== build 17 ==
## uart_rx
module uart_rx
  #(parameter CLKS_PER_BIT = 104)
  (
   input        i_Clock,
   input        i_Rst,
   input        i_Rx_Serial,
   output reg [15:0] o_Rx_Byte,
  output reg square_wave,
  output reg pin1,
  output  reg pin2
  );
  parameter s_IDLE         = 3'b000;
  parameter s_RX_START_BIT = 3'b001;
  parameter s_RX_DATA_BITS = 3'b010;
  parameter s_RX_STOP_BIT  = 3'b011;
  parameter s_CLEANUP      = 3'b100;
  reg  [7:0] data_check;
  reg [7:0] first_8bit;
  reg [7:0] second_8bit;
  reg           r_Rx_Data_R;
  reg           r_Rx_Data;
  reg [15:0]     r_Clock_Count;
  reg [4:0]     r_Bit_Index;  
  reg [15:0]     r_Rx_Byte;
  reg [2:0]     r_SM_Main;
wire [60:0] distZ = 61'hFFFFFFFFFFFFFF;
reg [23:0] counter;
reg toggle;
reg toggle_n;
wire [23:0] store;
wire [15:0] distA;
reg [15:0] distB;
reg stop;
reg [15:0] rpm;
assign distA =40*distZ;
assign store = (rpm == 16'd0) ? 24'hFFFFFF : (18 * 100000)/ rpm;
  ...
Size: roughly 4,900 cells after synthesis, roughly 110 flip-flops, about 22 I/O pins, roughly 29,000 sq um of cells after synthesis.
Settings: LEC_CHECK=0, ABC_AREA=1, CAP_MARGIN=20, CORE_MARGIN=2, CORE_UTILIZATION=72, CTS_CLUSTER_SIZE=64, HOLD_SLACK_MARGIN=0.3, PLACE_DENSITY_LB_ADDON=0.2, SLEW_MARGIN=20; clock period 61.0 ns.
run.sh (not shown) runs the stock make flow with config.mk's settings and CLKGATE_MAP_FILE=.
Flow for build 17 halted at global routing (5_1_grt), error code GRT-0232.
#### Input delta (build 22 over build 17)
- a deleted CTS_CLUSTER_SIZE that had been 64
- an added CORE_ASPECT_RATIO of 1.2
- a deleted ABC_AREA that had been 1
- a deleted PLACE_DENSITY_LB_ADDON that had been 0.2
- a deleted HOLD_SLACK_MARGIN that had been 0.3
- a change of the clock period (ns, I/O delays scaled along) from 61.0 to 100.0
Results
Build 22 has completed all stages; timing, DRC and antenna checks passed. | die area | build 22 vs build 17 | 1300 sq um higher |. Going from build 17 to build 22, placer's final routability congestion estimate shows a reduction of 0.025; average footprint of a synthesized cell shows an increase of about 18%. Build 22 reports its prevailing logic family in the synthesized netlist as AND-OR/OR-AND gates while build 17 reports simple AND/OR/NAND/NOR gates. Chip area estimate from yosys synthesis: build 22 vs build 17 up about 3%. Re synthesized-area fraction occupied by xor and xnor cells: build 17 was higher than build 22.
What build 8 does differently from build 22 at the input level:
- a change of CORE_UTILIZATION from 72 to 40
- a deleted CORE_ASPECT_RATIO that had been 1.2
Results
The final clock skew of build 8 and that of build 22 are within noise of each other. Build 8 — worst setup slack 130 ps higher, build 22 as reference. Compared with build 22, build 8 shows pre-placement core utilization lower by 33 points. STATUS overall chip area: build 8 loses against build 22.
What build 36 does differently from build 8 at the input level:
- an added GPL_ROUTABILITY_DRIVEN of 0
- an added CTS_CLUSTER_SIZE of 32
- an added CTS_CLUSTER_DIAMETER of 96
- a change of CAP_MARGIN from 20 to 35
- an added CORE_ASPECT_RATIO of 0.5
- an added TNS_END_PERCENT of 5
- a change of CORE_UTILIZATION from 40 to 54
==> results <==
Build 8 → build 36: maximum frequency lost 0.089 MHz; share of the core filled with cells in the final layout picked up an extra 15 points.
Compared with build 8, in build 36 number of detailed-routing iterations run before antenna repair went up by 2, clock period minus final worst setup slack went up by 740 ps.

---

The RTL this note starts from:
==> flow/design.v <==
module uart_rx
  #(parameter CLKS_PER_BIT = 104)
  (
   input        i_Clock,
   input        i_Rst,
   input        i_Rx_Serial,
   output reg [15:0] o_Rx_Byte,
  output reg square_wave,
  output reg pin1,
  output  reg pin2
  );
  parameter s_IDLE         = 3'b000;
  parameter s_RX_START_BIT = 3'b001;
  parameter s_RX_DATA_BITS = 3'b010;
  parameter s_RX_STOP_BIT  = 3'b011;
  parameter s_CLEANUP      = 3'b100;
  reg  [7:0] data_check;
  reg [7:0] first_8bit;
  reg [7:0] second_8bit;
  reg           r_Rx_Data_R;
  reg           r_Rx_Data;
  reg [15:0]     r_Clock_Count;
  reg [4:0]     r_Bit_Index;  
  reg [15:0]     r_Rx_Byte;
  reg [2:0]     r_SM_Main;
wire [60:0] distZ = 61'hFFFFFFFFFFFFFF;
reg [23:0] counter;
reg toggle;
reg toggle_n;
wire [23:0] store;
wire [15:0] distA;
reg [15:0] distB;
reg stop;
reg [15:0] rpm;
assign distA =40*distZ;
assign store = (rpm == 16'd0) ? 24'hFFFFFF : (18 * 100000)/ rpm;
  always @(posedge i_Clock)
    begin
    if (i_Rst)
    begin
      r_Rx_Data_R <= 1'b1;
      r_Rx_Data   <= 1'b1;
      o_Rx_Byte   <= 16'd0;
      rpm         <= 16'd0;
      counter     <= 24'd0;
      toggle      <= 1'b1;
      distB       <= 16'd0;
      stop        <= 1'b0;
      square_wave <= 1'b1;
      pin1        <= 1'b0;
      pin2        <= 1'b0;
    end
    else
    begin
      r_Rx_Data_R <= i_Rx_Serial;
      r_Rx_Data   <= i_Rx_Serial;
     o_Rx_Byte[15:8] <= second_8bit;
     o_Rx_Byte[7:0] <= first_8bit;
     rpm <= {second_8bit, first_8bit};
toggle_n = toggle;
if (stop==0)
begin
counter <= counter + 1;
if (counter >= store )
begin
toggle_n = ~toggle;
toggle <= toggle_n;
counter<=0;
if (second_8bit[7] == 0)
begin
pin1 <= 0;
pin2 <= 1;
end
else
begin
pin1 <= 1;
pin2 <= 0;
end
if (toggle_n==0)
begin
distB <= distB +1;
end
end
if (distB ==distA)
begin
stop <= 1;
end
else
begin
square_wave <= toggle_n;
end
end
end
end
always @(posedge i_Clock)
begin
    if (i_Rst)
    begin
      r_SM_Main     <= s_IDLE;
      r_Clock_Count <= 16'd0;
      r_Bit_Index   <= 5'd0;
      r_Rx_Byte     <= 16'd0;
      data_check    <= 8'h00;
      first_8bit    <= 8'h00;
      second_8bit   <= 8'h00;
    end
    else
      case (r_SM_Main)
        s_IDLE :
          begin
            r_Clock_Count <= 0;
            r_Bit_Index   <= 0;
            if (r_Rx_Data == 1'b0)           
              r_SM_Main <= s_RX_START_BIT;
            else
              r_SM_Main <= s_IDLE;
          end
        s_RX_START_BIT :
          begin
            if (r_Clock_Count == (CLKS_PER_BIT-1)/2)
              begin
                if (r_Rx_Data == 1'b0)
                  begin
                    r_Clock_Count <= 0;   
                    r_SM_Main     <= s_RX_DATA_BITS;
                  end
                else
                  r_SM_Main <= s_IDLE;
              end
            else
              begin
                r_Clock_Count <= r_Clock_Count + 1;
                r_SM_Main     <= s_RX_START_BIT;
              end
          end  
        s_RX_DATA_BITS :
          begin
            if (r_Clock_Count < CLKS_PER_BIT-1)
              begin
                r_Clock_Count <= r_Clock_Count + 1;
                r_SM_Main     <= s_RX_DATA_BITS;
              end
            else
              begin
                r_Clock_Count          <= 0;
                r_Rx_Byte[r_Bit_Index] <= r_Rx_Data;
                if (r_Bit_Index < 8)
                  begin
                    r_Bit_Index <= r_Bit_Index + 1;
                    r_SM_Main   <= s_RX_DATA_BITS;
                  end
                else
                  begin
						 if (data_check == 8'h01)
						 begin
                   first_8bit <= r_Rx_Byte[7:0];
						 data_check <= 8'h00;
						 end
						 if (data_check == 8'h00)
						 begin
					second_8bit <= r_Rx_Byte[7:0];
						 data_check <= 8'h01;
						 end
                    r_Bit_Index <= 0;
                    r_SM_Main   <= s_RX_STOP_BIT;
                  end
              end
          end  
        s_RX_STOP_BIT :
          begin
            if (r_Clock_Count < CLKS_PER_BIT-1)
              begin
                r_Clock_Count <= r_Clock_Count + 1;
                r_SM_Main     <= s_RX_STOP_BIT;
              end
            else
              begin
                r_Clock_Count <= 0;
                r_SM_Main     <= s_CLEANUP;
              end
          end  
        s_CLEANUP :
          begin
            r_SM_Main <= s_IDLE;
          end
        default :
          r_SM_Main <= s_IDLE;
      endcase
    end
endmodule  
Settings: LEC_CHECK=0, ABC_AREA=1, CAP_MARGIN=20, CORE_MARGIN=2, CORE_UTILIZATION=72, CTS_CLUSTER_DIAMETER=380, CTS_CLUSTER_SIZE=22, MAX_ROUTING_LAYER=met4, PLACE_DENSITY_LB_ADDON=0.2, SLEW_MARGIN=20; clock period 60.4 ns.
The starting point ended with an error in global routing.
Change:
ABC_AREA = unset   (was 1)
CORE_UTILIZATION = 45   (was 72)
CTS_CLUSTER_DIAMETER = unset   (was 380)
CTS_CLUSTER_SIZE = unset   (was 22)
MAX_ROUTING_LAYER = unset   (was met4)
PLACE_DENSITY_LB_ADDON = unset   (was 0.2)
clock period = 52.1 ns   (was 60.4 ns; I/O delays follow)
=>
- The changed run completed, yet does not pass: negative setup slack
- synthesized cell count came out lower by 12%
- area after synthesis rose by about 3%
- die area went up by about 60%
Change:
CORE_UTILIZATION = 28   (was 45)
clock period = 100.0 ns   (was 52.1 ns; I/O delays follow)
The new run ran to the end with no violations.
Non-clock buffer count fell by 1809.
Fmax went down by about 22%.
Utilization shrinks by 44 points.
Setup slack improved by 27000 ps.
Clock skew rose by 7.8 ps.
Global-route usage goes down by 16 points.
Synthesized cell count stays the same.
Register-to-register slack improves by 27000 ps.
Design area is lower by 33%.
Wire length shrinks by about 21%.
Change:
ABC_AREA = 1   (was unset)
CORE_UTILIZATION = 72   (was 28)
CTS_CLUSTER_SIZE = 99   (was unset)
Result: The changed run completed with no timing, DRC or antenna violations. Global-route usage grows by 22 points. Sequential share of layout area grows by 0.53 points. Final area shrinks by a little under a tenth. Die area shrinks by well over a third. Count of clock-buffer cells in the layout stays the same. Hold slack gains 9.5 ps. Core utilization grows by 45 points. Wire length shrinks by about a fifth. Non-clock buffer count shrinks by 24. Setup slack gains 13000 ps. Area after synthesis shrinks by a few percent.
Change:
ABC_AREA = unset   (was 1)
CORE_ASPECT_RATIO = 0.5   (was unset)
CORE_UTILIZATION = 61   (was 72)
CTS_CLUSTER_DIAMETER = 96   (was unset)
CTS_CLUSTER_SIZE = 32   (was 99)
TNS_END_PERCENT = 5   (was unset)
What happened:
- The new run produced a clean layout
- setup slack degrades by 13000 ps
- cell area increases by 4.4%
- clock-buffer cell count stays the same
- critical path depth is lower by 34
- synthesized cell count is lower by 12%
Change:
CORE_UTILIZATION = 40   (was 61)
CTS_CLUSTER_DIAMETER = unset   (was 96)
CTS_CLUSTER_SIZE = unset   (was 32)
GPL_ROUTABILITY_DRIVEN = 0   (was unset)
TNS_END_PERCENT = unset   (was 5)
Outcome: Fmax increases by about 0.46%; synthesized area is unchanged; register-to-register slack improves by 420 ps.
